File: flow/design.v
`default_nettype none
module toHex(
    input wire clk,
    input wire rst,
    input wire [3:0] value,
    output reg [7:0] hexChar
);
    always @(posedge clk) begin
        if (rst)
            hexChar <= "0";
        else
            hexChar <= (value <= 4'd9) ? 8'd48 + value : 8'd55 + value;
    end
endmodule
module flashNavigator
#(
  parameter STARTUP_WAIT = 32'd1000
)
(
    input wire clk,
    input wire rst,
    output reg flashClk,
    input wire flashMiso,
    output reg flashMosi,
    output reg flashCs,
    input wire [5:0] charAddress,
    output reg [7:0] charOutput,
    input wire btn1,
    input wire btn2
);
reg [23:0] readAddress;
localparam [7:0] command = 8'h03;
reg [7:0] currentByteOut;
reg [7:0] currentByteNum;
reg [255:0] dataIn;
reg [255:0] dataInBuffer;
localparam STATE_INIT_POWER = 8'd0;
localparam STATE_LOAD_CMD_TO_SEND = 8'd1;
localparam STATE_SEND = 8'd2;
localparam STATE_LOAD_ADDRESS_TO_SEND = 8'd3;
localparam STATE_READ_DATA = 8'd4;
localparam STATE_DONE = 8'd5;
reg [23:0] dataToSend;
reg [8:0] bitsToSend;
reg [32:0] counter;
reg [2:0] state;
reg [2:0] returnState;
reg dataReady;
always @(posedge clk) begin
if (rst) begin
  flashClk <= 0;
  flashMosi <= 0;
  flashCs <= 1;
  readAddress <= 0;
  currentByteOut <= 0;
  currentByteNum <= 0;
  dataIn <= 0;
  dataInBuffer <= 0;
  dataToSend <= 0;
  bitsToSend <= 0;
  counter <= 0;
  state <= 0;
  returnState <= 0;
  dataReady <= 0;
end
else
case (state)
  STATE_INIT_POWER: begin
    if (counter > STARTUP_WAIT && btn1 == 1 && btn2 == 1) begin
      state <= STATE_LOAD_CMD_TO_SEND;
      counter <= 32'b0;
      dataReady <= 0;
      currentByteNum <= 0;
      currentByteOut <= 0;
    end
    else
      counter <= counter + 1;
  end
  STATE_LOAD_CMD_TO_SEND: begin
      flashCs <= 0;
      dataToSend[23-:8] <= command;
      bitsToSend <= 8;
      state <= STATE_SEND;
      returnState <= STATE_LOAD_ADDRESS_TO_SEND;
  end
  STATE_SEND: begin
    if (counter == 32'd0) begin
      flashClk <= 0;
      flashMosi <= dataToSend[23];
      dataToSend <= {dataToSend[22:0],1'b0};
      bitsToSend <= bitsToSend - 1;
      counter <= 1;
    end
    else begin
      counter <= 32'd0;
      flashClk <= 1;
      if (bitsToSend == 0)
        state <= returnState;
    end
  end
  STATE_LOAD_ADDRESS_TO_SEND: begin
    dataToSend <= readAddress;
    bitsToSend <= 24;
    state <= STATE_SEND;
    returnState <= STATE_READ_DATA;
    currentByteNum <= 0;
  end
  STATE_READ_DATA: begin
    if (counter[0] == 1'd0) begin
      flashClk <= 0;
      counter <= counter + 1;
      if (counter[3:0] == 0 && counter > 0) begin
        dataIn[(currentByteNum << 3)+:8] <= currentByteOut;
        currentByteNum <= currentByteNum + 1;
        if (currentByteNum == 31)
          state <= STATE_DONE;
      end
    end
    else begin
      flashClk <= 1;
      currentByteOut <= {currentByteOut[6:0], flashMiso};
      counter <= counter + 1;
    end
  end
  STATE_DONE: begin
    dataReady <= 1;
    flashCs <= 1;
    dataInBuffer <= dataIn;
    counter <= STARTUP_WAIT;
    if (btn1 == 0) begin 
      readAddress <= readAddress + 24;
      state <= STATE_INIT_POWER;
    end
    else if (btn2 == 0) begin 
      readAddress <= readAddress - 24;
      state <= STATE_INIT_POWER;
    end
  end
  default: ;
endcase
end
wire [7:0] byteDisplayNumber;
wire lowerBit;
wire [7:0] hexCharOutput;
wire [3:0] currentHexVal;
reg [7:0] chosenByte;
wire [7:0] hexChar;
reg [3:0] addrNibble;
always @(*) begin
  case (4'd13 - charAddress[3:0])
    4'd0: addrNibble = readAddress[3:0];
    4'd1: addrNibble = readAddress[7:4];
    4'd2: addrNibble = readAddress[11:8];
    4'd3: addrNibble = readAddress[15:12];
    4'd4: addrNibble = readAddress[19:16];
    4'd5: addrNibble = readAddress[23:20];
    default: addrNibble = 4'd0;
  endcase
end
toHex hexConv(
clk,
rst,
addrNibble,
hexChar
);
always @(posedge clk) begin
if (rst) begin
  chosenByte <= 0;
  charOutput <= 0;
end
else begin
chosenByte <= dataInBuffer[(byteDisplayNumber << 3)+:8];
if (charAddress[5:4] == 2'b11) begin
  case (charAddress[3:0])
    0: charOutput <= "A";
    1: charOutput <= "d";
    2: charOutput <= "d";
    3: charOutput <= "r";
    4: charOutput <= ":";
    6: charOutput <= "0";
    7: charOutput <= "x";
    8,9,10,11,12,13: charOutput <= hexChar;
    15: charOutput <= dataReady ? " " : "L";
    default: charOutput <= " ";
  endcase
end
else
  charOutput <= hexCharOutput;
end
end
assign byteDisplayNumber = {3'b000, charAddress[5:1]};
assign lowerBit = charAddress[0];
assign currentHexVal = lowerBit ? chosenByte[3:0] : chosenByte[7:4];
toHex hexConvert(
clk,
rst,
currentHexVal,
hexCharOutput
);
endmodule
File: flow/constraint.sdc
create_clock -name core_clock -period 6.5 [get_ports {clk}]
set_input_delay 1.3000 -clock core_clock [delete_from_list [all_inputs] [get_ports {clk}]]
set_output_delay 1.3000 -clock core_clock [all_outputs]
set_load 0.01 [all_outputs]
File: flow/run.sh
#!/bin/bash
# the make line also repeats each setting of config.mk as NAME=value (left out here)
make -C /OpenROAD-flow-scripts/flow DESIGN_CONFIG=/design/flow/config.mk WORK_HOME=/design/flow/orfs CLKGATE_MAP_FILE= finish
File: flow/config.mk
export PLATFORM = sky130hd
export DESIGN_NAME = flashNavigator
export DESIGN_NICKNAME = flashNavigator
export VERILOG_FILES = /design/flow/design.v
export SDC_FILE = /design/flow/constraint.sdc
export NUM_CORES = 4
export LEC_CHECK = 0
export CAP_MARGIN = 35
export CELL_PAD_IN_SITES_DETAIL_PLACEMENT = 2
export CORE_ASPECT_RATIO = 0.59
export CORE_MARGIN = 2
export CORE_UTILIZATION = 72
export GPL_ROUTABILITY_DRIVEN = 1
export MIN_ROUTING_LAYER = met1
export PLACE_DENSITY_LB_ADDON = 0.03
export SLEW_MARGIN = 0
==> results of run 1 <==
[per-stage QoR]
stage	worst slack, ps	cells	hold WS (ps)	area [µm²]	power [mW]
after floorplan	1395	3168	428.4	27050	4.226
after global placement	1469	3489	431.4	27280	4.272
==> Changelog: implementation, run 1 <==
### Physical design

* Area share, top type at about 48%
* Yosys simple share at a little under a fifth
* Ao+oa area frac at between 10% and 20%
* Error: [ERROR DPL-0033] detailed placement checks failed during check placement.
* Yosys warning count at 2
* Distinct lib cells at roughly 64
* Yosys chip area at about 27,000 µm²
* Stop stage: detailed placement (3_5_place_dp)
* Top cells, area: dfxtp_1 48%, nand2_1 10%, a21oi_1 8.4%
* Cell with the most instances after synthesis: nand2_1
* Floorplan core density at 73.19%
* Mean Syn Cell Area at 8.538 µm²
* Adder Share, Synth at under 10%
* XOR Share, Synth at under 10%
* Post-synth mux share at roughly an eighth
* Top comb family, area: simple AND/OR/NAND/NOR gates
* I/O pin cnt at 22
* Number of flops mapped to enable cells by yosys at 0
* Gp weighted congestion at roughly 0.94
* Number of standard cells reported by yosys at between 3,000 and 4,000
* Async SR Flop Fraction at 0%
* Synth Net Count at approximately 3,200
* Leading area contributor after synthesis: dfxtp_1
* Register share after synthesis at between 40% and 50%
* Synth Cell Area at approximately 27,000 µm²
* Status: stopped before the end
* #FFs+latches synth at about 650
* Die height at between 150 and 200 µm
* Synth Instances at between 3,000 and 4,000
* I/O Buffers at 20
* Row cnt at around 54
* Top_reg_cell synth: dfxtp_1
* Chip width at roughly 260 µm
* Chip Area at roughly 40,000 µm²
* CORE AREA at 36,960 µm²
* Commonest cells post-synth: 754 x nand2_1, 650 x dfxtp_1, 453 x a21oi_1, 300 x nor2_1, 205 x clkbuf_1
==> run 2: changes to the inputs <==
- CAP_MARGIN: 35 -> 20
- CELL_PAD_IN_SITES_DETAIL_PLACEMENT: 2 -> unset
- CORE_ASPECT_RATIO: 0.59 -> unset
- CORE_UTILIZATION: 72 -> 65
- GPL_ROUTABILITY_DRIVEN: 1 -> unset
- MIN_ROUTING_LAYER: met1 -> unset
- PLACE_DENSITY_LB_ADDON: 0.03 -> unset
- SLEW_MARGIN: 0 -> 20
- clock period: 6.5 -> 7.87 ns (I/O delays scaled with it)
==> Changelog: implementation, run 2 <==
### Metrics

* Status: no timing/DRC/antenna violations
* Inst Count DP at between 3,000 and 4,000
* Power density over cell area at around 220 nW/µm²
* Top_reg_cell synth: dfxtp_1
* Top cells, area: dfxtp_1 48%, nand2_1 10%, a21oi_1 8.4%
* Initial antenna violation count at 1
* Top power consumer group: registers
* Worst min-delay path category: flip-flop to flip-flop
* DRC Markers at 0
* Final worst path period need at about 4400 ps
* Worst VDD drop at between 0.15 and 0.2 mV
* Post-cts sizing count at 0
* Setup ws final at between 3000 and 4000 ps
* Final setup fails at 0
* # nets final at about 3,100
* Worst path depth at 12
* CTS Buf Count at 67
* Post-synth mux share at 12.40% (unchanged)
* Crit. End Element: flip-flop
* Initial drt markers at about 2,000
* First-pass GRT wire length at ~110,000 µm
* Log Warnings at 41
* Area share, top type at 48.11% (unchanged)
* Slew margin rel. at around a fifth
* Final ANT Viol Nets at 0
* Max Fclk at between 200 and 250 MHz
* Ao+oa area frac at 14.09% (unchanged)
* DP HPWL at ~41,000 µm
* R2r endpoint: dataIn[156]
* CTS H-Tree Depth at 3
* Worst slew pin tran at 1196 ps
* Synth Net Count at 3,211 (unchanged)
* Critical path class: primary input to flip-flop
* Number of flops mapped to enable cells by yosys at 0 (unchanged)
* Hold path startpoint: dataIn[124]
* #FFs+latches synth at 650 (unchanged)
* I/O pin cnt at 22 (unchanged)
* # diodes at 0
* TritonCTS clock tree: built
* Arr. time, crit path at roughly 4900 ps
* Row cnt at 74 (+37%)
* Worst hold path depth at 2
* CTS root buf: clkbuf_16
* CORE AREA at 40,920 µm² (+11%)
* Worst r2r src: currentByteNum[0]
* Dpl ws at 2934 ps
* Reg2reg setup slack at 3790 ps
* Final period util at 55.98%
* Switching share of power at around a fifth
* Number of standard cells reported by yosys at 3,168 (unchanged)
* Area growth from synthesis to layout at 9.261%
* Worst Path Max Fanout at 24
* Die height at 208.0 µm (+36%)
* Layout Cells excl Fill at about 3,600
* CP required at about 8300 ps
* Cell with the most instances after synthesis: nand2_1
* Critical Path End: readAddress[23]
* Vias in the first global route at between 20,000 and 25,000
* Power Combinational at 165 µW
* P_seq at roughly 3.3 mW
* Leading area contributor after synthesis: dfxtp_1
* Sequential share of power at ~50%
* Comb pwr share at under 10%
* Hold endpoint: dataInBuffer[124]
* First-pass detailed-route iteration total at 8
* Yosys chip area at 27,050 µm² (unchanged)
* Gp weighted congestion at 0.8810 (-6.1%)
* RSZ-0062 raised after global routing: no
* Chip Area at 43,260 µm² (+10%)
* Post-CTS setup buffer count at 0
* Max Buffers Root-to-Sink at 3
* Yosys simple share at 18.56% (unchanged)
* Synth Instances at 3,168 (unchanged)
* Commonest cells post-synth: 754 x nand2_1, 650 x dfxtp_1, 453 x a21oi_1, 300 x nor2_1, 205 x clkbuf_1
* Max cap viols at 0
* Worst reg-to-reg path cell count at 10
* Clock transition at path regs at around 60 ps
* Fillers at 3,207
* Distinct lib cells at 64 (unchanged)
* Via density at between 6 and 7
* Critical path's largest stage delay at around 510 ps
* Gr usage total at between 30% and 40%
* Cell family with most CP delay: AND-OR/OR-AND gates
* Clk_skew at a little under 20 ps
* Clock group at 3.15 mW
* Setup_tns at 0 ps
* Adder Share, Synth at 1.508% (unchanged)
* Floorplan core density at 66.09% (-7.1 points)
* Register share after synthesis at 48.11% (unchanged)
* Async SR Flop Fraction at 0% (unchanged)
* Static leakage power at approximately 10 nW
* Top comb family, area: simple AND/OR/NAND/NOR gates
* Crit path buf inv count at 3
* Hold-fix buffers, CTS at 0
* I/O Buffers at 20 (unchanged)
* Gr ovfl total at 0
* Synth Cell Area at 27,050 µm² (unchanged)
* Worst Setup SP: btn1
* Final tally of hold violations at 0
* P_sw at 1.407 mW
* Routed WL at slightly below 70,000 µm
* Routed len/inst at approximately 19 µm
* Yosys warning count at 2 (unchanged)
* CP cell instances: clkdlybuf4s50_1 > buf_4 > inv_1 > fa_1 > a211oi_1 > o21bai_1 > o211ai_1 > a311oi_1 > a41oi_1 > mux2i_1 > a21oi_1 > mux2_2
* Internal power at between 5 and 6 mW
* Late-Pin Clk Latency at between 500 and 600 ps
* Worst Setup Start Kind: primary input
* Mean Syn Cell Area at 8.538 µm² (unchanged)
* Clock power frac at between 40 and 50%
* Routed vias at between 20,000 and 25,000
* Slowest CP cell: fa_1
* Largest net degree at the start of global routing at about 210
* XOR Share, Synth at 1.619% (unchanged)
* Chip width at 208.0 µm (-19%)
* Final Slew Violations at 0
* # clock sinks at ~650
-- run 2: area by class of cell --
class	count	area, µm²	share of cell area [%]
Multi-Input combinational cell	2253	13070	44.23
Clock buffer	104	2101	7.108
Tap cell	532	665.6	2.252
Clock inverter	14	107.6	0.3641
Sequential cell	650	13010	44.03
Inverter	27	101.3	0.3429
Timing Repair Buffer	55	493.0	1.668
-- run 2: metrics by stage --
step	power (mW)	util, %	hold WS (ps)	area [µm²]
floorplan	3.490	-	428.4	27050
global placement	3.529	66.76	431.7	27320
detailed placement	3.531	66.78	437.9	27330
CTS	6.646	72.18	446.0	29540
global route	6.790	72.21	458.3	29550
finish	6.614	72.21	445.2	29550
-- run 2: metal layers --
| layer | global-route usage [%] | part of all wire (%) | vias up |
|---|---|---|---|
| met5 | 0 | 0.020 | - |
| met4 | 9.880 | 2.5 | 2 |
| met3 | 4.060 | 6.3 | 124 |
| met2 | 50.83 | 47 | 731 |
| met1 | 43.26 | 44 | 10720 |
| li1 | - | - | 10570 |
==> run 3: changes to the inputs <==
- CORE_UTILIZATION: 65 -> 72
- CTS_CLUSTER_DIAMETER: unset -> 204
- GPL_ROUTABILITY_DRIVEN: unset -> 0
- PLACE_DENSITY_LB_ADDON: unset -> 0.02
- TNS_END_PERCENT: unset -> 5
- clock period: 7.87 -> 7.77 ns (I/O delays scaled with it)
==> Changelog: implementation, run 3 <==
### Metrics

* Log Warnings at 40 (-2.4%)
* CTS root buf: clkbuf_16
* Area share, top type at 48.11% (unchanged)
* Initial antenna violation count at 5 (+4)
* P_seq at 3.34 mW (+1%)
* Critical path's largest stage delay at 500 ps (about the same)
* Chip width at 197.8 µm (-4.9%)
* Yosys warning count at 2 (unchanged)
* Critical Path End: readAddress[23]
* Cell family with most CP delay: AND-OR/OR-AND gates
* Worst min-delay path category: flip-flop to flip-flop
* First-pass GRT wire length at 109,500 µm (-0.26%)
* Slowest CP cell: fa_1
* Static leakage power at 10.36 nW (-0.95%)
* Arr. time, crit path at 5150 ps (+280 ps)
* Ao+oa area frac at 14.09% (unchanged)
* Area growth from synthesis to layout at 8.248%
* Initial drt markers at 1,996 (-2.5%)
* R2r endpoint: bitsToSend[7]
* CTS H-Tree Depth at 2 (-1)
* DP HPWL at 40,440 µm (-1.4%)
* Final ANT Viol Nets at 0 (unchanged)
* Post-CTS setup buffer count at 0 (unchanged)
* Worst hold path depth at 2 (unchanged)
* I/O pin cnt at 22 (unchanged)
* P_sw at 1.385 mW (-1.5%)
* Adder Share, Synth at 1.508% (unchanged)
* Row cnt at 70 (-5.4%)
* Worst Setup Start Kind: primary input
* Hold-fix buffers, CTS at 0 (unchanged)
* # clock sinks at 650 (unchanged)
* Register share after synthesis at 48.11% (unchanged)
* Internal power at 5.063 mW (-2.8%)
* Via density at 6.272 (+3.0%)
* Power density over cell area at 220.2 nW/µm² (-1.6%)
* Clk_skew at 26.41 ps (+6.706 ps)
* Top_reg_cell synth: dfxtp_1
* CP cell instances: clkdlybuf4s50_1 > buf_4 > inv_1 > fa_1 > a211oi_1 > o21bai_1 > o211ai_1 > a311oi_1 > a41oi_1 > mux2i_1 > a21oi_1 > mux2_2
* Hold endpoint: dataInBuffer[92]
* Placed Instance Area at 27,260 µm² (-0.24%)
* Clock group at 2.95 mW (-6.3%)
* Chip Area at 39,130 µm² (-9.5%)
* Leading area contributor after synthesis: dfxtp_1
* Max cap viols at 0 (unchanged)
* Worst Path Max Fanout at 24 (unchanged)
* Late-Pin Clk Latency at 650 ps (+60 ps)
* Fillers at 2,442 (-24%)
* Max Fclk at 215.8 MHz
* CORE AREA at 36,790 µm² (-10%)
* Worst reg-to-reg path cell count at 8 (-2)
* Max Buffers Root-to-Sink at 3 (unchanged)
* Gr usage total at 34.87% (+3.7 points)
* Final period util at 59.65% (+3.7 points)
* Worst slew pin tran at 1164 ps (-32.27 ps)
* Largest net degree at the start of global routing at 212 (+0.47%)
* Synth Net Count at 3,211 (unchanged)
* First-pass detailed-route iteration total at 6 (-2)
* Status: no timing/DRC/antenna violations
* Post-synth mux share at 12.40% (unchanged)
* Number of standard cells reported by yosys at 3,168 (unchanged)
* Crit path buf inv count at 3 (unchanged)
* Hold path startpoint: dataIn[92]
* Top power consumer group: registers
* Comb pwr share at 2.6% (about the same)
* Switching share of power at 21.49% (+0.21 points)
* Distinct lib cells at 64 (unchanged)
* Floorplan core density at 73.53% (+7.4 points)
* Fin area at 29,280 µm² (-0.93%)
* Worst Setup SP: btn1
* Routed WL at 68,000 µm (-1.2%)
* Vias in the first global route at 21,440 (+4.3%)
* XOR Share, Synth at 1.619% (unchanged)
* Commonest cells post-synth: 754 x nand2_1, 650 x dfxtp_1, 453 x a21oi_1, 300 x nor2_1, 205 x clkbuf_1
* Total power draw at 6.448 mW (-2.5%)
* Top cells, area: dfxtp_1 48%, nand2_1 10%, a21oi_1 8.4%
* Worst r2r src: counter[24]
* I/O Buffers at 20 (unchanged)
* CP required at 8290 ps (-40 ps)
* Clock transition at path regs at 60 ps (about the same)
* Die height at 197.8 µm (-4.9%)
* Cell with the most instances after synthesis: nand2_1
* Worst path depth at 12 (unchanged)
* Gr ovfl total at 0 (unchanged)
* Reg2reg setup slack at 3900 ps (+110 ps)
* Yosys chip area at 27,050 µm² (unchanged)
* Crit. End Element: flip-flop
* Routed len/inst at 19.04 µm (+0.59%)
* Setup_tns at 0 ps (unchanged)
* Number of flops mapped to enable cells by yosys at 0 (unchanged)
* CTS Buf Count at 61 (-9.0%)
* Clock power frac at 45.7% (-2.0 points)
* Top comb family, area: simple AND/OR/NAND/NOR gates
* Slew margin rel. at 21.97% (+1.7 points)
* Yosys simple share at 18.56% (unchanged)
* Critical path class: primary input to flip-flop
* Sequential share of power at 51.8% (+2.0 points)
* Final worst path period need at ~4600 ps
* Mean Syn Cell Area at 8.538 µm² (unchanged)
* #FFs+latches synth at 650 (unchanged)
* Synth Cell Area at 27,050 µm² (unchanged)
* Routed vias at 22,400 (+1.1%)
* Synth Instances at 3,168 (unchanged)
* Final Slew Violations at 0 (unchanged)
* Async SR Flop Fraction at 0% (unchanged)
* Final tally of hold violations at 0 (unchanged)
* Worst VDD drop at 0.2123 mV (+18%)
* Final setup fails at 0 (unchanged)
* DRC Markers at 0 (unchanged)
* # nets final at 3,094 (-0.097%)
* TritonCTS clock tree: built
* Post-cts sizing count at 0 (unchanged)
* Power Combinational at 165 µW (about the same)
* RSZ-0062 raised after global routing: no
[run 3: final cells by class]
| cell class | count | area (µm²) | area share, % |
|---|---|---|---|
| inverter | 27 | 101.3 | 0.3461 |
| timing repair buffer | 58 | 508.0 | 1.735 |
| clock buffer | 99 | 1881 | 6.423 |
| antenna | 3 | 7.507 | 0.02564 |
| multi-input combinational | 2253 | 13060 | 44.61 |
| clock inverter | 13 | 121.4 | 0.4145 |
| sequential | 650 | 13010 | 44.44 |
| tap | 468 | 585.6 | 2.000 |
[run 3: stage by stage]
stage / utilization [%] / instances / setup WS [ps] / hold WS (ps)
6_report: 79.60 / 3571 / 3135 / 441.8
2_1_floorplan: - / 3168 / 2411 / 428.4
3_5_place_dp: 74.12 / 3456 / 2701 / 439.1
3_3_place_gp: 74.11 / 3456 / 2847 / 431.4
5_1_grt: 79.59 / 3570 / 3092 / 456.4
4_1_cts: 79.56 / 3568 / 3243 / 447.9
[run 3: metal layers]
metal | vias to the layer above | share of wire (%) | global-route usage [%]
li1 | 10580 | - | -
met1 | 10670 | 42 | 45.84
met2 | 949 | 47 | 56.26
met3 | 198 | 7.6 | 5.570
met4 | 4 | 4.1 | 17.43
met5 | - | 0.032 | 0
==> run 4: changes to the inputs <==
- CAP_MARGIN: 20 -> 15
- CELL_PAD_IN_SITES_DETAIL_PLACEMENT: unset -> 1
- CELL_PAD_IN_SITES_GLOBAL_PLACEMENT: unset -> 2
- CORE_MARGIN: 2 -> 4
- CORE_UTILIZATION: 72 -> 40
- CTS_CLUSTER_DIAMETER: 204 -> 127
- GPL_ROUTABILITY_DRIVEN: 0 -> unset
- PLACE_DENSITY_LB_ADDON: 0.02 -> 0.05
- TNS_END_PERCENT: 5 -> unset
- clock period: 7.77 -> 6.5 ns (I/O delays scaled with it)
==> Changelog: implementation, run 4 <==
### Metrics

* Status: no timing/DRC/antenna violations
* Chip width at 268.0 µm (+35%)
* Yosys chip area at 27,050 µm² (unchanged)
* Largest net degree at the start of global routing at 175 (-17%)
* Worst Setup Start Kind: flip-flop
* Register share after synthesis at 48.11% (unchanged)
* Leading area contributor after synthesis: dfxtp_1
* P_sw at 1.838 mW (+33%)
* Top power consumer group: clock
* # nets final at 3,111 (+0.55%)
* Routed vias at 22,190 (-0.92%)
* Max cap viols at 0 (unchanged)
* Worst path depth at 10 (-2)
* Post-cts sizing count at 0 (unchanged)
* Worst r2r src: currentByteNum[0]
* Worst min-delay path category: flip-flop to flip-flop
* Critical path class: flip-flop to flip-flop
* Vias in the first global route at 22,980 (+7.2%)
* Clk_skew at 22.21 ps (-4.199 ps)
* Fillers at 7,750 (+220%)
* Late-Pin Clk Latency at 610 ps (-40 ps)
* Via density at 5.552 (-11%)
* Slew margin rel. at 24.91% (+2.9 points)
* Clock power frac at 50.1% (+4.4 points)
* Async SR Flop Fraction at 0% (unchanged)
* Final tally of hold violations at 0 (unchanged)
* Yosys warning count at 2 (unchanged)
* Gr ovfl total at 0 (unchanged)
* XOR Share, Synth at 1.619% (unchanged)
* # diodes at 0 (-3)
* Post-CTS setup buffer count at 0 (unchanged)
* DP HPWL at 50,770 µm (+26%)
* Internal power at 6.583 mW (+30%)
* Routed len/inst at 21.06 µm (+11%)
* Worst reg-to-reg path cell count at 10 (+2)
* Hold-fix buffers, CTS at 0 (unchanged)
* CP required at 6960 ps (-1330 ps)
* Ao+oa area frac at 14.09% (unchanged)
* Initial antenna violation count at 2 (-3)
* Crit. End Element: flip-flop
* Layout Utilization at 45.15% (-34 points)
* CTS root buf: clkbuf_16
* First-pass detailed-route iteration total at 5 (-1)
* Synth Net Count at 3,211 (unchanged)
* Synth Instances at 3,168 (unchanged)
* I/O Buffers at 20 (unchanged)
* Worst VDD drop at 0.2122 mV (about the same)
* P_seq at 3.99 mW (+19%)
* Yosys simple share at 18.56% (unchanged)
* Comb pwr share at 2.5% (about the same)
* Worst Setup SP: currentByteNum[0]
* Final setup fails at 0 (unchanged)
* Setup_tns at 0 ps (unchanged)
* Critical path's largest stage delay at 1080 ps (+580 ps)
* CORE AREA at 67,160 µm² (+83%)
* Reg2reg setup slack at 1800 ps (-2100 ps)
* Final Slew Violations at 0 (unchanged)
* Max Fclk at roughly 210 MHz
* Post-synth mux share at 12.40% (unchanged)
* Distinct lib cells at 64 (unchanged)
* Worst Path Max Fanout at 19 (-21%)
* Register area at 13,020 µm² (about the same)
* Number of standard cells reported by yosys at 3,168 (unchanged)
* RSZ-0062 raised after global routing: no
* CP cell instances: inv_1 > ha_1 > nor2b_1 > nor2b_1 > ha_1 > nor4_2 > nand2_1 > nor2_1 > mux2i_1 > nor2_1
* Arr. time, crit path at 5170 ps (+20 ps)
* Sequential share of power at 47.4% (-4.4 points)
* Crit path buf inv count at 1 (-2)
* Top_reg_cell synth: dfxtp_1
* Adder Share, Synth at 1.508% (unchanged)
* Floorplan core density at 40.28% (-33 points)
* Final ANT Viol Nets at 0 (unchanged)
* Hold path startpoint: dataIn[253]
* DRC Markers at 0 (unchanged)
* Slowest CP cell: nor2_1
* Gr usage total at 23.26% (-12 points)
* Cell with the most instances after synthesis: nand2_1
* Layout Cells excl Fill at 3,997 (+12%)
* Commonest cells post-synth: 754 x nand2_1, 650 x dfxtp_1, 453 x a21oi_1, 300 x nor2_1, 205 x clkbuf_1
* Synth Cell Area at 27,050 µm² (unchanged)
* Gp weighted congestion at 0.7836
* Switching share of power at 21.83% (+0.35 points)
* Worst hold path depth at 2 (unchanged)
* Routed WL at 84,190 µm (+24%)
* Final period util at 72.38% (+13 points)
* #FFs+latches synth at 650 (unchanged)
* Initial drt markers at 1,368 (-31%)
* Cell family with most CP delay: simple AND/OR/NAND/NOR gates
* Hold endpoint: dataInBuffer[253]
* Max Buffers Root-to-Sink at 3 (unchanged)
* TritonCTS clock tree: built
* Critical Path End: dataIn[144]
* Power Combinational at 211 µW (+28%)
* Top cells, area: dfxtp_1 48%, nand2_1 10%, a21oi_1 8.4%
* Worst slew pin tran at 1126 ps (-37.76 ps)
* Top comb family, area: simple AND/OR/NAND/NOR gates
* Number of flops mapped to enable cells by yosys at 0 (unchanged)
* Chip Area at 71,850 µm² (+84%)
* I/O pin cnt at 22 (unchanged)
* Area share, top type at 48.11% (unchanged)
* CTS H-Tree Depth at 3 (+1)
* Mean Syn Cell Area at 8.538 µm² (unchanged)
* Clock group at 4.22 mW (+43%)
* R2r endpoint: dataIn[144]
* Power density over cell area at 277.7 nW/µm² (+26%)
* # clock sinks at 650 (unchanged)
* Clock transition at path regs at 60 ps (about the same)
* Die height at 268.0 µm (+35%)
* Row cnt at 95 (+36%)
* Final worst path period need at between 4000 and 5000 ps
* Log Warnings at 39 (-2.5%)
* Logic area at 13,070 µm² (about the same)
* CTS Buf Count at 75 (+23%)
* Area growth from synthesis to layout at 12.10%
* First-pass GRT wire length at 132,000 µm (+21%)
* Static leakage power at 10.62 nW (+2.5%)
* Inst Count DP at 3,862 (+12%)
## run 4: through the flow
step	setup WS (ps)	hold WS, ps	power, mW	instance area [µm²]
after floorplan	1395	428.4	4.226	27050
after global placement	1416	432.8	4.287	27800
after detailed placement	1334	442.0	4.291	27810
after CTS	1851	447.8	8.542	30270
after global routing	1530	464.5	8.724	30320
final	1795	441.1	8.421	30320
## run 4: area by class of cell
type / count / share of cell area [%]
multi-input cells: 2253 / 43.09
repair buffers: 61 / 1.923
inverters: 27 / 0.3342
clock buffers: 118 / 7.564
flip-flops and latches: 650 / 42.95
well taps: 873 / 3.602
clock inverters: 15 / 0.5406
## run 4: per-layer routing
| layer | GRT usage [%] | part of all wire [%] | up-vias |
|---|---|---|---|
| met1 | 30.09 | 46 | 11210 |
| met2 | 40.46 | 49 | 275 |
| met3 | 3.076 | 3.0 | 109 |
| met4 | 7.513 | 2.8 | 0 |
| met5 | 0 | 0 | - |
| li1 | - | - | 10600 |
==> run 5: changes to the inputs <==
- CAP_MARGIN: 15 -> 20
- CELL_PAD_IN_SITES_DETAIL_PLACEMENT: 1 -> unset
- CELL_PAD_IN_SITES_GLOBAL_PLACEMENT: 2 -> unset
- CORE_MARGIN: 4 -> 2
- CORE_UTILIZATION: 40 -> 72
- CTS_CLUSTER_DIAMETER: 127 -> unset
- CTS_CLUSTER_SIZE: unset -> 56
- GPL_TIMING_DRIVEN: unset -> 1
- MAX_ROUTING_LAYER: unset -> met5
- PLACE_DENSITY: unset -> 0.38
- PLACE_DENSITY_LB_ADDON: 0.05 -> unset
- SETUP_SLACK_MARGIN: unset -> 0.23
- SLEW_MARGIN: 20 -> 25
- TNS_END_PERCENT: unset -> 100
- clock period: 6.5 -> 2.7 ns (I/O delays scaled with it)
==> Changelog: implementation, run 5 <==
### Metrics

* Status: failed layout checks
* Failing Checks: negative setup slack
* Worst reg-to-reg path cell count at 12 (+2)
* Hold-fix buffers, CTS at 0 (unchanged)
* Max Buffers Root-to-Sink at 3 (unchanged)
* Setup ws final at -29.40 ps (-1825 ps)
* Crit. End Element: flip-flop
* Post-synth mux share at 12.40% (unchanged)
* Register share after synthesis at 48.11% (unchanged)
* CTS root buf: clkbuf_16
* Hold path startpoint: rst
* Cell family with most CP delay: buffers and inverters
* P_seq at 9.60 mW (+140%)
* Total power draw at 19.63 mW (+130%)
* #FFs+latches synth at 650 (unchanged)
* Final Slew Violations at 0 (unchanged)
* Area share, top type at 48.11% (unchanged)
* Final tally of hold violations at 0 (unchanged)
* Power Combinational at 691 µW (+230%)
* Static leakage power at 12.13 nW (+14%)
* Worst min-delay path category: primary input to flip-flop
* Yosys simple share at 18.56% (unchanged)
* Hold endpoint: readAddress[3]
* Gr usage total at 41.66% (+18 points)
* Top comb family, area: simple AND/OR/NAND/NOR gates
* Mean Syn Cell Area at 8.538 µm² (unchanged)
* Register area at 13,030 µm² (about the same)
* Clock transition at path regs at 70 ps (about the same)
* CTS H-Tree Depth at 2 (-1)
* CP required at 3280 ps (-3680 ps)
* Arr. time, crit path at 3310 ps (-1860 ps)
* Yosys warning count at 2 (unchanged)
* Die height at 197.8 µm (-26%)
* Vias in the first global route at 24,190 (+5.3%)
* Internal power at 15.25 mW (+130%)
* Critical path's largest stage delay at 340 ps (-740 ps)
* P_sw at 4.374 mW (+140%)
* Top cells, area: dfxtp_1 48%, nand2_1 10%, a21oi_1 8.4%
* Layout Cells excl Fill at 3,811 (-4.7%)
* Chip Area at 39,130 µm² (-46%)
* Adder Share, Synth at 1.508% (unchanged)
* Slew margin rel. at 37.87% (+13 points)
* I/O pin cnt at 22 (unchanged)
* Reg2reg setup slack at -30 ps (-1820 ps)
* Worst Setup SP: counter[19]
* Max cap viols at 0 (unchanged)
* Ao+oa area frac at 14.09% (unchanged)
* Commonest cells post-synth: 754 x nand2_1, 650 x dfxtp_1, 453 x a21oi_1, 300 x nor2_1, 205 x clkbuf_1
* Inst Count DP at 3,630 (-6.0%)
* Final ANT Viol Nets at 0 (unchanged)
* First-pass GRT wire length at 128,100 µm (-3.0%)
* Largest net degree at the start of global routing at 161 (-8.0%)
* # clock sinks at 650 (unchanged)
* Logic area at 14,170 µm² (+8.5%)
* RSZ-0062 raised after global routing: yes
* Routed vias at 26,090 (+18%)
* Gr ovfl total at 0 (unchanged)
* Synth Net Count at 3,211 (unchanged)
* Number of flops mapped to enable cells by yosys at 0 (unchanged)
* Clk_skew at 46.98 ps (+24.77 ps)
* Final setup fails at 3 (+3)
* Distinct lib cells at 64 (unchanged)
* # nets final at 3,329 (+7.0%)
* XOR Share, Synth at 1.619% (unchanged)
* CORE AREA at 36,790 µm² (-45%)
* Yosys chip area at 27,050 µm² (unchanged)
* Cell with the most instances after synthesis: nand2_1
* Row cnt at 70 (-26%)
* Gp weighted congestion at 0.8967 (+14%)
* CTS Buf Count at 61 (-19%)
* Final period util at 101.1% (+29 points)
* Worst slew pin tran at 928.6 ps (-197.8 ps)
* Worst Path Max Fanout at 6 (-13)
* Final worst path period need at 2729 ps (-1975 ps)
* Clock power frac at 47.6% (-2.5 points)
* DP HPWL at 45,880 µm (-9.6%)
* Fillers at 1,510 (-81%)
* Top_reg_cell synth: dfxtp_1
* Sequential share of power at 48.9% (+1.5 points)
* Critical Path End: counter[13]
* Area growth from synthesis to layout at 22.34%
* Worst r2r src: counter[19]
* Clock group at 9.33 mW (+120%)
* Power density over cell area at 593.1 nW/µm² (+110%)
* DRC Markers at 0 (unchanged)
* Worst VDD drop at 0.6252 mV (+190%)
* Switching share of power at 22.29% (+0.46 points)
* Floorplan core density at 73.53% (+33 points)
* Via density at 6.846 (+23%)
* TritonCTS clock tree: built
* Worst hold path depth at 2 (unchanged)
* R2r endpoint: counter[13]
* I/O Buffers at 20 (unchanged)
* Chip width at 197.8 µm (-26%)
* Comb pwr share at 3.5% (+1.0 points)
* Leading area contributor after synthesis: dfxtp_1
* Synth Cell Area at 27,050 µm² (unchanged)
* Top power consumer group: registers
* Initial antenna violation count at 8 (+6)
* CP cell instances: nor3_2 > nand4_1 > buf_4 > a211o_1 > nand3_2 > a32oi_1 > buf_4 > buf_6 > buf_6 > a21o_4 > clkbuf_16 > nor2_4
* Max Fclk at 366.4 MHz (+72%)
* Slowest CP cell: dfxtp_1
* Synth Instances at 3,168 (unchanged)
* Initial drt markers at 3,838 (+180%)
* Worst path depth at 12 (+2)
* Crit path buf inv count at 5 (+4)
* First-pass detailed-route iteration total at 11 (+6)
* Log Warnings at 56 (+44%)
* Worst Setup Start Kind: flip-flop
* Number of standard cells reported by yosys at 3,168 (unchanged)
* Async SR Flop Fraction at 0% (unchanged)
* Critical path class: flip-flop to flip-flop
* Late-Pin Clk Latency at 690 ps (+80 ps)
* Routed WL at 93,080 µm (+11%)
* Routed len/inst at 24.42 µm (+16%)
[run 5: cell type report]
type	instances	share of cell area, %
clock buffer	87	5.395
clock inverter	27	1.210
tap	468	1.770
antenna	6	0.04537
inverter	27	0.3441
multi-input combinational	2253	42.83
sequential	650	39.36
timing repair buffer	293	9.037
[run 5: per-layer routing]
| metal | GRT usage, % | wire length [µm] | share of wire [%] |
|---|---|---|---|
| met3 | 8.925 | 11310 | 12 |
| met2 | 68.60 | 41760 | 45 |
| met5 | 0 | 144 | 0.15 |
| met4 | 26.96 | 8521 | 9.2 |
| met1 | 49.64 | 31340 | 34 |
[run 5: repair_timing]
| item | in CTS | in global routing |
|---|---|---|
| setup endpoints to repair | 279 | 300 |
| gates resized | 62 | 137 |
| setup buffers | 37 | 15 |
| pin swaps | 36 | 61 |
| hold endpoints to repair | 0 | 0 |
| gates cloned | 4 | 5 |
[run 5: through the flow]
stage / hold WS [ps] / setup WS (ps) / cell area (µm²) / TNS (ps) / utilization, %
2_1_floorplan: 428.4 / -139.9 / 27570 / -365.7 / -
3_3_place_gp: 431.0 / -729.9 / 29270 / -7115 / 79.56
3_5_place_dp: 439.0 / -811.2 / 29270 / -10060 / 79.58
4_1_cts: 328.7 / 139.4 / 32260 / 0 / 87.69
5_1_grt: 328.1 / -232.8 / 33080 / -9358 / 89.92
6_report: 330.0 / -29.40 / 33090 / -50.57 / 89.96
==> run 6: changes to the inputs <==
- CAP_MARGIN: 20 -> 30
- CORE_ASPECT_RATIO: unset -> 1.49
- CORE_UTILIZATION: 72 -> 53
- PLACE_DENSITY: 0.38 -> unset
- PLACE_DENSITY_LB_ADDON: unset -> 0.01
- SETUP_SLACK_MARGIN: 0.23 -> 0.5
- SLEW_MARGIN: 25 -> 30
- clock period: 2.7 -> 8.65 ns (I/O delays scaled with it)
==> Changelog: implementation, run 6 <==
### Metrics

* Internal power at 4.619 mW (-70%)
* Final Slew Violations at 0 (unchanged)
* CP cell instances: buf_4 > buf_4 > ha_1 > nor3b_1 > a22oi_1 > nand2_1 > a221oi_1 > inv_1 > ha_1 > or2_2 > a21oi_1 > or2_2 > a21oi_1
* Power density over cell area at 199.4 nW/µm² (-66%)
* Max Fclk at 208.6 MHz
* Async SR Flop Fraction at 0% (unchanged)
* Yosys chip area at 27,050 µm² (unchanged)
* RSZ-0062 raised after global routing: no
* Ao+oa area frac at 14.09% (unchanged)
* Worst Path Max Fanout at 36 (+30)
* Synth Net Count at 3,211 (unchanged)
* Final worst path period need at around 4800 ps
* P_seq at 3.00 mW (-69%)
* Mean Syn Cell Area at 8.538 µm² (unchanged)
* Late-Pin Clk Latency at 640 ps (-50 ps)
* Placed Instance Area at 27,550 µm² (-5.9%)
* Leading area contributor after synthesis: dfxtp_1
* Worst path depth at 13 (+1)
* Power Combinational at around 150 µW
* Row cnt at 101 (+44%)
* Via density at 5.745 (-16%)
* Sequential share of power at 50.8% (+1.9 points)
* DP HPWL at 44,450 µm (-3.1%)
* Cell with the most instances after synthesis: nand2_1
* # nets final at 3,091 (-7.1%)
* # clock sinks at 650 (unchanged)
* Worst Setup Start Kind: primary input
* CTS root buf: clkbuf_16
* First-pass detailed-route iteration total at 5 (-6)
* Final tally of hold violations at 0 (unchanged)
* Clock power frac at 46.6% (-1.0 points)
* Log Warnings at 41 (-27%)
* Hold endpoint: dataInBuffer[98]
* Static leakage power at 10.35 nW (-15%)
* Critical path class: primary input to flip-flop
* Yosys simple share at 18.56% (unchanged)
* Top comb family, area: simple AND/OR/NAND/NOR gates
* First-pass GRT wire length at 114,500 µm (-11%)
* Critical path's largest stage delay at 640 ps (+300 ps)
* Switching share of power at 21.78% (-0.51 points)
* Status: no timing/DRC/antenna violations
* Fin Hold WS at 442.7 ps (+112.7 ps)
* Post-cts sizing count at 0 (-100%)
* Area share, top type at 48.11% (unchanged)
* Initial drt markers at 1,471 (-62%)
* I/O Buffers at 20 (unchanged)
* Comb pwr share at 2.6% (-0.9 points)
* Crit. End Element: flip-flop
* Chip Area at 52,890 µm² (+35%)
* R2r endpoint: dataIn[48]
* CTS Buf Count at 60 (-1.6%)
* Routed WL at 72,270 µm (-22%)
* Hold-fix buffers, CTS at 0 (unchanged)
* Initial antenna violation count at 0 (-8)
* Commonest cells post-synth: 754 x nand2_1, 650 x dfxtp_1, 453 x a21oi_1, 300 x nor2_1, 205 x clkbuf_1
* Worst Setup SP: charAddress[2]
* Worst min-delay path category: flip-flop to flip-flop
* Largest net degree at the start of global routing at 205 (+27%)
* Fillers at 4,646 (+210%)
* Area growth from synthesis to layout at 9.474%
* Max Buffers Root-to-Sink at 3 (unchanged)
* Die height at 279.8 µm (+41%)
* XOR Share, Synth at 1.619% (unchanged)
* Worst hold path depth at 2 (unchanged)
* Gr usage total at 27.13% (-15 points)
* Post-synth mux share at 12.40% (unchanged)
* Worst slew pin tran at 1041 ps (+112.6 ps)
* Critical Path End: hexConv.hexChar[1]
* Synth Instances at 3,168 (unchanged)
* Worst r2r src: state[2]
* Yosys warning count at 2 (unchanged)
* I/O pin cnt at 22 (unchanged)
* Max cap viols at 0 (unchanged)
* Reg2reg setup slack at 4930 ps (+4960 ps)
* CP required at 9140 ps (+5860 ps)
* Top power consumer group: registers
* Setup_tns at 0 ps (+50.57 ps)
* Routed vias at 21,610 (-17%)
* Crit path buf inv count at 3 (-2)
* Clock transition at path regs at 70 ps (about the same)
* Number of flops mapped to enable cells by yosys at 0 (unchanged)
* Layout Cells excl Fill at 3,762 (-1.3%)
* Total power draw at 5.905 mW (-70%)
* #FFs+latches synth at 650 (unchanged)
* CTS H-Tree Depth at 2 (unchanged)
* P_sw at 1.286 mW (-71%)
* Fin area at 29,610 µm² (-11%)
* Post-CTS setup buffer count at 0 (-100%)
* Arr. time, crit path at 5280 ps (+1970 ps)
* Register share after synthesis at 48.11% (unchanged)
* Final ANT Viol Nets at 0 (unchanged)
* Gp weighted congestion at 0.8656 (-3.5%)
* CORE AREA at 50,670 µm² (+38%)
* Final period util at 55.42% (-46 points)
* Floorplan core density at 53.38% (-20 points)
* Worst VDD drop at 0.1758 mV (-72%)
* Vias in the first global route at 20,840 (-14%)
* TritonCTS clock tree: built
* Slowest CP cell: buf_4
* Routed len/inst at 19.21 µm (-21%)
* Distinct lib cells at 64 (unchanged)
* Adder Share, Synth at 1.508% (unchanged)
* Clk_skew at 21.77 ps (-25.22 ps)
* Chip width at 189.1 µm (-4.4%)
* Hold path startpoint: dataIn[98]
* Worst reg-to-reg path cell count at 8 (-4)
* Gr ovfl total at 0 (unchanged)
* DRC Markers at 0 (unchanged)
* Slew margin rel. at 30.59% (-7.3 points)
* Number of standard cells reported by yosys at 3,168 (unchanged)
* Top cells, area: dfxtp_1 48%, nand2_1 10%, a21oi_1 8.4%
* # diodes at 0 (-6)
* Clock group at 2.75 mW (-71%)
* Inst Count DP at 3,655 (+0.69%)
* Cell family with most CP delay: buffers and inverters
* Synth Cell Area at 27,050 µm² (unchanged)
* Top_reg_cell synth: dfxtp_1
* Final setup fails at 0 (-3)
[run 6: final cells by class]
cell class	count	area, µm²	share of cell area [%]
clock buffers	89	1792	6.051
clock inverters	18	255.2	0.8620
inverters	27	101.3	0.3423
multi-input cells	2253	13100	44.24
flip-flops and latches	650	13010	43.94
well taps	669	837.1	2.827
repair buffers	56	511.7	1.728
[run 6: routing by layer]
metal	up-vias	track usage, %	part of all wire, %
met5	-	0	0
met1	10420	32.59	41
li1	10560	-	-
met3	149	2.894	3.9
met4	0	11.04	3.9
met2	486	49.19	51
[run 6: metrics by stage]
step | util, % | setup slack [ps]
global placement | 54.27 | 3274
finish | 58.43 | 3857
global route | 58.43 | 3545
detailed placement | 54.37 | 3174
CTS | 58.41 | 3863
floorplan | - | 3115
==> run 7: changes to the inputs <==
- CAP_MARGIN: 30 -> 20
- CORE_ASPECT_RATIO: 1.49 -> 0.64
- CORE_UTILIZATION: 53 -> 57
- PLACE_DENSITY_LB_ADDON: 0.01 -> unset
- SETUP_SLACK_MARGIN: 0.5 -> 0.43
- SLEW_MARGIN: 30 -> 0
- clock period: 8.65 -> 4.34 ns (I/O delays scaled with it)
==> Changelog: implementation, run 7 <==
### Metrics

* Clock group at 5.71 mW (+110%)
* First-pass detailed-route iteration total at 6 (+1)
* Vias in the first global route at 20,530 (-1.5%)
* Final tally of hold violations at 0 (unchanged)
* Slew margin rel. at 28.19% (-2.4 points)
* Number of flops mapped to enable cells by yosys at 0 (unchanged)
* First-pass GRT wire length at 115,900 µm (+1.2%)
* CP cell instances: inv_1 > ha_1 > nor2b_1 > nor2b_1 > ha_1 > nor4_2 > buf_4 > nand3_1 > buf_4 > nor2_1 > nand2_1 > a21oi_1
* Max Buffers Root-to-Sink at 3 (unchanged)
* Via density at 5.921 (+3.1%)
* Row cnt at 63 (-38%)
* Worst min-delay path category: flip-flop to flip-flop
* Slowest CP cell: nor2_1
* Routed len/inst at 19.62 µm (+2.1%)
* DRC Markers at 0 (unchanged)
* Power Combinational at 316 µW (+110%)
* Yosys warning count at 2 (unchanged)
* Top cells, area: dfxtp_1 48%, nand2_1 10%, a21oi_1 8.4%
* Setup_tns at 0 ps (unchanged)
* DP HPWL at 45,740 µm (+2.9%)
* Hold-fix buffers, CTS at 0 (unchanged)
* Mean Syn Cell Area at 8.538 µm² (unchanged)
* Largest net degree at the start of global routing at 197 (-3.9%)
* Clock transition at path regs at 70 ps (about the same)
* Yosys chip area at 27,050 µm² (unchanged)
* Worst hold path depth at 2 (unchanged)
* Comb pwr share at 2.6% (about the same)
* R2r endpoint: dataIn[72]
* Post-cts sizing count at 0 (unchanged)
* Static leakage power at 10.56 nW (+2.1%)
* Top_reg_cell synth: dfxtp_1
* Fillers at 3,993 (-14%)
* Setup ws final at 796.0 ps (-3060 ps)
* Synth Instances at 3,168 (unchanged)
* Ao+oa area frac at 14.09% (unchanged)
* Worst reg-to-reg path cell count at 12 (+4)
* Worst slew pin tran at 1071 ps (+30.11 ps)
* XOR Share, Synth at 1.619% (unchanged)
* Register share after synthesis at 48.11% (unchanged)
* P_seq at 5.97 mW (+99%)
* Routed vias at 22,130 (+2.4%)
* CTS H-Tree Depth at 2 (unchanged)
* Initial antenna violation count at 0 (unchanged)
* Late-Pin Clk Latency at 620 ps (-20 ps)
* TritonCTS clock tree: built
* Status: no timing/DRC/antenna violations
* Log Warnings at 42 (+2.4%)
* Gp weighted congestion at 0.8614 (-0.49%)
* Critical Path End: dataIn[72]
* Final Slew Violations at 0 (unchanged)
* Floorplan core density at 58.06% (+4.7 points)
* Hold path startpoint: dataIn[115]
* Top power consumer group: registers
* Clock power frac at 47.6% (+1.0 points)
* Crit path buf inv count at 3 (unchanged)
* Routed WL at 73,350 µm (+1.5%)
* RSZ-0062 raised after global routing: no
* Gr usage total at 29.62% (+2.5 points)
* Max Fclk at 282.2 MHz
* Worst Path Max Fanout at 18 (-50%)
* Synth Cell Area at 27,050 µm² (unchanged)
* I/O Buffers at 20 (unchanged)
* Worst r2r src: currentByteNum[0]
* CTS root buf: clkbuf_16
* Gr ovfl total at 0 (unchanged)
* Chip width at 276.3 µm (+46%)
* Worst path depth at 12 (-1)
* Final setup fails at 0 (unchanged)
* Worst Setup SP: currentByteNum[0]
* P_sw at 2.542 mW (+98%)
* Worst Setup Start Kind: flip-flop
* Yosys simple share at 18.56% (unchanged)
* #FFs+latches synth at 650 (unchanged)
* Cell family with most CP delay: simple AND/OR/NAND/NOR gates
* I/O pin cnt at 22 (unchanged)
* Chip Area at 49,260 µm² (-6.9%)
* Leading area contributor after synthesis: dfxtp_1
* Synth Net Count at 3,211 (unchanged)
* Dpl ws at 234.9 ps (-2939 ps)
* Number of standard cells reported by yosys at 3,168 (unchanged)
* Arr. time, crit path at 4090 ps (-1190 ps)
* Area growth from synthesis to layout at 10.36%
* Commonest cells post-synth: 754 x nand2_1, 650 x dfxtp_1, 453 x a21oi_1, 300 x nor2_1, 205 x clkbuf_1
* # clock sinks at 650 (unchanged)
* Crit. End Element: flip-flop
* # nets final at 3,118 (+0.87%)
* Internal power at 9.454 mW (+100%)
* Adder Share, Synth at 1.508% (unchanged)
* Top comb family, area: simple AND/OR/NAND/NOR gates
* Die height at 178.3 µm (-36%)
* CP required at 4880 ps (-4260 ps)
* Post-synth mux share at 12.40% (unchanged)
* Hold endpoint: dataInBuffer[115]
* Cell with the most instances after synthesis: nand2_1
* Power density over cell area at 401.9 nW/µm² (+100%)
* Sequential share of power at 49.8% (-1.0 points)
* Final period util at 81.66% (+26 points)
* Max cap viols at 0 (unchanged)
* Clk_skew at 26.61 ps (+4.844 ps)
* Critical path class: flip-flop to flip-flop
* Post-CTS setup buffer count at 0 (unchanged)
* Area share, top type at 48.11% (unchanged)
* Switching share of power at 21.19% (-0.59 points)
* Distinct lib cells at 64 (unchanged)
* Reg2reg setup slack at 800 ps (-4130 ps)
* CORE AREA at 46,590 µm² (-8.1%)
* CTS Buf Count at 59 (-1.7%)
* Worst VDD drop at 0.4043 mV (+130%)
* Final worst path period need at 3544 ps
* Initial drt markers at 2,362 (+61%)
* Critical path's largest stage delay at 810 ps (+170 ps)
* Async SR Flop Fraction at 0% (unchanged)
* Final ANT Viol Nets at 0 (unchanged)
run 7: stage by stage:
step / utilization, % / power (mW) / instances / cell area, µm² / hold WS [ps]
global placement: 59.47 / 6.419 / 3629 / 27700 / 432.3
finish: 64.07 / 12.00 / 3738 / 29850 / 435.0
global route: 64.06 / 12.32 / 3736 / 29840 / 441.0
CTS: 64.05 / 12.07 / 3735 / 29840 / 428.9
detailed placement: 59.48 / 6.422 / 3630 / 27710 / 438.5
floorplan: - / 6.330 / 3168 / 27060 / 428.4
run 7: per-layer routing:
layer  up-vias  part of all wire (%)  routed length [µm]  global-route usage [%]
met3        92                   6.9                5095                   4.440
met2       688                    42               30820                   44.00
met1     10730                    49               36240                   45.47
met4         0                   1.6                1196                   6.261
li1      10630                     -                   -                       -
met5         -                     0                   0                       0
run 7: area by class of cell:
type,instances,area (µm²),share of cell area (%)
tap,617,772.0,2.586
clock buffer,83,1708,5.722
inverter,27,101.3,0.3395
multi-input combinational,2253,13060,43.74
antenna,2,5.005,0.01677
sequential,650,13010,43.59
clock inverter,22,417.9,1.400
timing repair buffer,84,778.2,2.607
==> run 8: changes to the inputs <==
- CORE_ASPECT_RATIO: 0.64 -> unset
- CORE_UTILIZATION: 57 -> 66
- CTS_CLUSTER_SIZE: 56 -> unset
- GPL_TIMING_DRIVEN: 1 -> unset
- MAX_ROUTING_LAYER: met5 -> unset
- SETUP_SLACK_MARGIN: 0.43 -> unset
- SLEW_MARGIN: 0 -> 20
- TNS_END_PERCENT: 100 -> unset
- clock period: 4.34 -> 4.84 ns (I/O delays scaled with it)
==> Changelog: implementation, run 8 <==
### Metrics

* Final tally of hold violations at 0 (unchanged)
* Switching share of power at 21.63% (+0.45 points)
* Total power draw at 10.66 mW (-11%)
* Top cells, area: dfxtp_1 48%, nand2_1 10%, a21oi_1 8.4%
* Async SR Flop Fraction at 0% (unchanged)
* Leading area contributor after synthesis: dfxtp_1
* Worst slew pin tran at 1097 ps (+25.46 ps)
* Post-CTS setup buffer count at 0 (unchanged)
* Register area at 13,010 µm² (unchanged)
* Row cnt at 74 (+17%)
* Critical path class: primary input to flip-flop
* Largest net degree at the start of global routing at 162 (-18%)
* CTS root buf: clkbuf_16
* Chip width at 206.4 µm (-25%)
* Final ANT Viol Nets at 0 (unchanged)
* Number of flops mapped to enable cells by yosys at 0 (unchanged)
* Static leakage power at 10.48 nW (-0.73%)
* Via density at 6.071 (+2.5%)
* Top power consumer group: registers
* P_sw at 2.306 mW (-9.3%)
* Post-synth mux share at 12.40% (unchanged)
* Final Slew Violations at 0 (unchanged)
* XOR Share, Synth at 1.619% (unchanged)
* Late-Pin Clk Latency at 600 ps (-20 ps)
* CTS Buf Count at 68 (+15%)
* Final setup fails at 0 (unchanged)
* Crit path buf inv count at 2 (-1)
* Yosys simple share at 18.56% (unchanged)
* Yosys warning count at 2 (unchanged)
* Gr ovfl total at 0 (unchanged)
* Distinct lib cells at 64 (unchanged)
* Ao+oa area frac at 14.09% (unchanged)
* Comb pwr share at 2.6% (about the same)
* Max Buffers Root-to-Sink at 3 (unchanged)
* Yosys chip area at 27,050 µm² (unchanged)
* TritonCTS clock tree: built
* Hold endpoint: dataInBuffer[250]
* Internal power at 8.353 mW (-12%)
* I/O Buffers at 20 (unchanged)
* Worst min-delay path category: flip-flop to flip-flop
* Sequential share of power at 50.3% (+0.5 points)
* Worst r2r src: currentByteNum[0]
* Power density over cell area at 360.3 nW/µm² (-10%)
* CTS H-Tree Depth at 3 (+1)
* Worst Setup SP: btn1
* Final period util at 78.85% (-2.8 points)
* Max Fclk at roughly 260 MHz
* DP HPWL at 42,040 µm (-8.1%)
* Gr usage total at 33.02% (+3.4 points)
* CORE AREA at 40,650 µm² (-13%)
* #FFs+latches synth at 650 (unchanged)
* Critical Path End: readAddress[23]
* Vias in the first global route at 20,750 (+1.1%)
* Status: no timing/DRC/antenna violations
* CP cell instances: clkdlybuf4s50_1 > buf_4 > ha_1 > a211oi_1 > o21bai_1 > o211ai_1 > a311oi_1 > a41oi_1 > mux2i_1 > a21oi_1 > mux2_2
* Setup_tns at 0 ps (unchanged)
* Crit. End Element: flip-flop
* Worst Setup Start Kind: primary input
* First-pass GRT wire length at 111,300 µm (-3.9%)
* Register share after synthesis at 48.11% (unchanged)
* Top comb family, area: simple AND/OR/NAND/NOR gates
* Log Warnings at 45 (+7.1%)
* Worst VDD drop at 0.3311 mV (-18%)
* Fillers at 3,119 (-22%)
* Commonest cells post-synth: 754 x nand2_1, 650 x dfxtp_1, 453 x a21oi_1, 300 x nor2_1, 205 x clkbuf_1
* Number of standard cells reported by yosys at 3,168 (unchanged)
* Worst hold path depth at 2 (unchanged)
* R2r endpoint: dataIn[137]
* # clock sinks at 650 (unchanged)
* Fin Hold WS at 440.4 ps (+5.424 ps)
* Top_reg_cell synth: dfxtp_1
* I/O pin cnt at 22 (unchanged)
* Synth Net Count at 3,211 (unchanged)
* Routed vias at 22,120 (-0.077%)
* Synth Cell Area at 27,050 µm² (unchanged)
* Synth Instances at 3,168 (unchanged)
* Area growth from synthesis to layout at 9.386%
* First-pass detailed-route iteration total at 7 (+1)
* Post-cts sizing count at 0 (unchanged)
* Area share, top type at 48.11% (unchanged)
* Final worst path period need at about 3800 ps
* Clock power frac at 47.1% (-0.5 points)
* Hold path startpoint: dataIn[250]
* Logic area at 13,060 µm² (about the same)
* Floorplan core density at 66.55% (+8.5 points)
* Routed len/inst at 19.34 µm (-1.5%)
* Power Combinational at 279 µW (-12%)
* Worst reg-to-reg path cell count at 11 (-1)
* DRC Markers at 0 (unchanged)
* P_seq at 5.36 mW (-10%)
* Worst path depth at 11 (-1)
* # diodes at 0 (-2)
* Chip Area at 42,620 µm² (-13%)
* Reg2reg setup slack at 1070 ps (+270 ps)
* Cell with the most instances after synthesis: nand2_1
* RSZ-0062 raised after global routing: no
* CP required at 5310 ps (+430 ps)
* Adder Share, Synth at 1.508% (unchanged)
* Arr. time, crit path at 4290 ps (+200 ps)
* Clock transition at path regs at 60 ps (about the same)
* Max cap viols at 0 (unchanged)
* Mean Syn Cell Area at 8.538 µm² (unchanged)
* Critical path's largest stage delay at 620 ps (-190 ps)
* Clk_skew at 25.01 ps (-1.599 ps)
* # nets final at 3,117 (-0.032%)
* Hold-fix buffers, CTS at 0 (unchanged)
* Die height at 206.4 µm (+16%)
* Slew margin rel. at 26.61% (-1.6 points)
* Clock group at 5.02 mW (-12%)
* Initial antenna violation count at 0 (unchanged)
* Cell family with most CP delay: AND-OR/OR-AND gates
* Gp weighted congestion at 0.8703 (+1.0%)
* Worst Path Max Fanout at 19 (+1)
* Initial drt markers at 2,191 (-7.2%)
* Slowest CP cell: clkdlybuf4s50_1
* Routed WL at 70,440 µm (-4.0%)
## run 8: cell type report
cell class | count | area share, %
clock buffer | 89 | 6.293
clock inverter | 18 | 0.7950
inverter | 27 | 0.3425
multi-input combinational | 2253 | 44.13
sequential | 650 | 43.98
tap | 532 | 2.250
timing repair buffer | 74 | 2.207
## run 8: per-stage QoR
stage | std cells | setup WS, ps | util [%] | cell area [µm²]
after floorplan | 3168 | 67.11 | - | 27050
after global placement | 3535 | 556.0 | 67.61 | 27480
after detailed placement | 3536 | 526.3 | 67.63 | 27490
after CTS | 3643 | 1110 | 72.79 | 29590
after global routing | 3643 | 784.6 | 72.79 | 29590
final | 3643 | 1024 | 72.79 | 29590
## run 8: layer usage
| metal | up-vias | wire [µm] | GRT usage (%) |
|---|---|---|---|
| met4 | 0 | 2461 | 13.24 |
| met3 | 134 | 4582 | 4.998 |
| li1 | 10600 | - | - |
| met1 | 10630 | 30040 | 44.24 |
| met2 | 748 | 33360 | 53.68 |
| met5 | - | 0 | 0 |
==> run 9: changes to the inputs <==
- CORE_MARGIN: 2 -> 5
- CORE_UTILIZATION: 66 -> 40
- CTS_CLUSTER_DIAMETER: unset -> 232
- GPL_TIMING_DRIVEN: unset -> 0
- HOLD_SLACK_MARGIN: unset -> 0.09
- MAX_ROUTING_LAYER: unset -> met4
- MIN_ROUTING_LAYER: unset -> met1
- PLACE_DENSITY: unset -> 0.6
- clock period: 4.84 -> 3.27 ns (I/O delays scaled with it)
==> Changelog: implementation, run 9 <==
### Metrics

* Gr ovfl total at 0 (unchanged)
* Leading area contributor after synthesis: dfxtp_1
* CORE AREA at 67,160 µm² (+65%)
* Floorplan core density at 40.28% (-26 points)
* Crit-path most repeated cell: clkbuf_1
* I/O Buffers at 16 (-20%)
* P_sw at 3.718 mW (+61%)
* Ao+oa area frac at 14.09% (unchanged)
* Worst hold path depth at 2 (unchanged)
* Reg2reg setup slack at 110 ps (-960 ps)
* Final Slew Violations at 0 (unchanged)
* Internal power at 12.96 mW (+55%)
* First-pass GRT wire length at 129,900 µm (+17%)
* Max Fclk at ~310 MHz
* First-pass detailed-route iteration total at 6 (-1)
* Crit path buf inv count at 4 (+2)
* Max cap viols at 0 (unchanged)
* Clock transition at path regs at 60 ps (about the same)
* Clk_skew at 27.51 ps (+2.500 ps)
* Arr. time, crit path at 3630 ps (-660 ps)
* Routed WL at 85,990 µm (+22%)
* Gr usage total at 23.29% (-9.7 points)
* CTS Buf Count at 71 (+4.4%)
* Power Combinational at 497 µW (+78%)
* Yosys chip area at 27,050 µm² (unchanged)
* Power density over cell area at 534.6 nW/µm² (+48%)
* Max Buffers Root-to-Sink at 3 (unchanged)
* Critical Path End: dataInBuffer[249]
* Yosys warning count at 2 (unchanged)
* Worst Setup SP: rst
* Worst Setup Start Kind: primary input
* I/O pin cnt at 22 (unchanged)
* Number of standard cells reported by yosys at 3,168 (unchanged)
* XOR Share, Synth at 1.619% (unchanged)
* Slew margin rel. at 26.86% (+0.24 points)
* Hold endpoint: dataInBuffer[220]
* Initial drt markers at 2,141 (-2.3%)
* Late-Pin Clk Latency at 620 ps (+20 ps)
* Yosys simple share at 18.56% (unchanged)
* Final period util at 97.25% (+18 points)
* Distinct lib cells at 64 (unchanged)
* Worst Path Max Fanout at 10 (-9)
* Routed len/inst at 20.51 µm (+6.1%)
* DP HPWL at 59,690 µm (+42%)
* Via density at 5.486 (-9.6%)
* Final setup fails at 0 (unchanged)
* Status: no timing/DRC/antenna violations
* Layout Cells excl Fill at 4,193 (+15%)
* Top power consumer group: clock
* Worst VDD drop at 0.4183 mV (+26%)
* Async SR Flop Fraction at 0% (unchanged)
* Layout Utilization at 46.46% (-26 points)
* CP required at 3720 ps (-1590 ps)
* Hold-fix buffers, CTS at 0 (unchanged)
* Worst r2r src: counter[0]
* Slowest CP cell: clkbuf_1
* Crit. End Element: flip-flop
* Top cells, area: dfxtp_1 48%, nand2_1 10%, a21oi_1 8.4%
* RSZ-0062 raised after global routing: yes
* DRC Markers at 0 (unchanged)
* Gp weighted congestion at 0.9249 (+6.3%)
* Static leakage power at 10.77 nW (+2.7%)
* Fin Hold WS at 447.0 ps (+6.537 ps)
* Dpl ws at -1556 ps (-2083 ps)
* Chip Area at 72,920 µm² (+71%)
* Initial antenna violation count at 1 (+1)
* #FFs+latches synth at 650 (unchanged)
* Inst Count DP at 4,057 (+15%)
* # clock sinks at 650 (unchanged)
* # nets final at 3,308 (+6.1%)
* Worst slew pin tran at 1097 ps (+0.3843 ps)
* Largest net degree at the start of global routing at 25 (-85%)
* Worst reg-to-reg path cell count at 11 (unchanged)
* Post-synth mux share at 12.40% (unchanged)
* Cell with the most instances after synthesis: nand2_1
* Row cnt at 95 (+28%)
* Worst min-delay path category: flip-flop to flip-flop
* Chip width at 270.0 µm (+31%)
* Final tally of hold violations at 0 (unchanged)
* Final ANT Viol Nets at 0 (unchanged)
* Clock power frac at 49.5% (+2.4 points)
* Routed vias at 23,000 (+4.0%)
* R2r endpoint: bitsToSend[7]
* Area share, top type at 48.11% (unchanged)
* Register share after synthesis at 48.11% (unchanged)
* Synth Instances at 3,168 (unchanged)
* Log Warnings at 32 (-29%)
* Setup ws final at 89.85 ps (-933.9 ps)
* Sequential share of power at 47.5% (-2.8 points)
* Area growth from synthesis to layout at 15.35%
* CTS root buf: clkbuf_16
* Clock group at 8.26 mW (+65%)
* Comb pwr share at 3.0% (+0.4 points)
* Mean Syn Cell Area at 8.538 µm² (unchanged)
* Worst path depth at 5 (-6)
* Number of flops mapped to enable cells by yosys at 0 (unchanged)
* TritonCTS clock tree: built
* Vias in the first global route at 21,250 (+2.4%)
* Switching share of power at 22.29% (+0.66 points)
* Synth Cell Area at 27,050 µm² (unchanged)
* P_seq at 7.93 mW (+48%)
* Top_reg_cell synth: dfxtp_1
* Fillers at 6,532 (+110%)
* Synth Net Count at 3,211 (unchanged)
* Critical path class: primary input to flip-flop
* Top comb family, area: simple AND/OR/NAND/NOR gates
* Critical path's largest stage delay at 770 ps (+150 ps)
* CP cell instances: clkdlybuf4s50_1 > clkbuf_1 > clkbuf_1 > clkbuf_1 > a21oi_1
* Commonest cells post-synth: 754 x nand2_1, 650 x dfxtp_1, 453 x a21oi_1, 300 x nor2_1, 205 x clkbuf_1
* Adder Share, Synth at 1.508% (unchanged)
* Cell family with most CP delay: buffers and inverters
* Hold path startpoint: dataIn[220]
* CTS H-Tree Depth at 3 (unchanged)
* Die height at 270.0 µm (+31%)
* Final worst path period need at around 3200 ps
## run 9: timing repair
item | CTS | global route
gates resized | 79 | 38
setup endpoints to repair | 279 | 185
pin swaps | 4 | 3
buffers inserted | 2 | 6
## run 9: cell type report
cell class / instances / area, µm² / share of cell area [%]
Antenna cell: 1 / 2.502 / 0.008021
Buffer: 237 / 978.4 / 3.136
Clock buffer: 104 / 2115 / 6.777
Clock inverter: 23 / 279.0 / 0.8943
Inverter: 27 / 101.3 / 0.3248
Multi-Input combinational cell: 2253 / 13370 / 42.86
Sequential cell: 650 / 13010 / 41.71
Tap cell: 873 / 1092 / 3.501
Timing Repair Buffer: 25 / 246.5 / 0.7900
## run 9: per-stage QoR
step                      TNS [ps]  cell area, µm²  total power, mW
after floorplan                  0           27110            8.406
after global placement     -167810           28360            8.577
after detailed placement   -170620           28360            8.576
after CTS                        0           30990            16.74
after global routing        -34.23           31200            17.11
final                            0           31200            16.68
## run 9: routing by layer
| metal | track usage (%) | routed length (µm) |
|---|---|---|
| met2 | 35.63 | 38720 |
| met1 | 31.85 | 38840 |
| met5 | - | 0 |
| met3 | 4.353 | 6018 |
| met4 | 6.435 | 2416 |
Power and IR drop assume default switching activity.
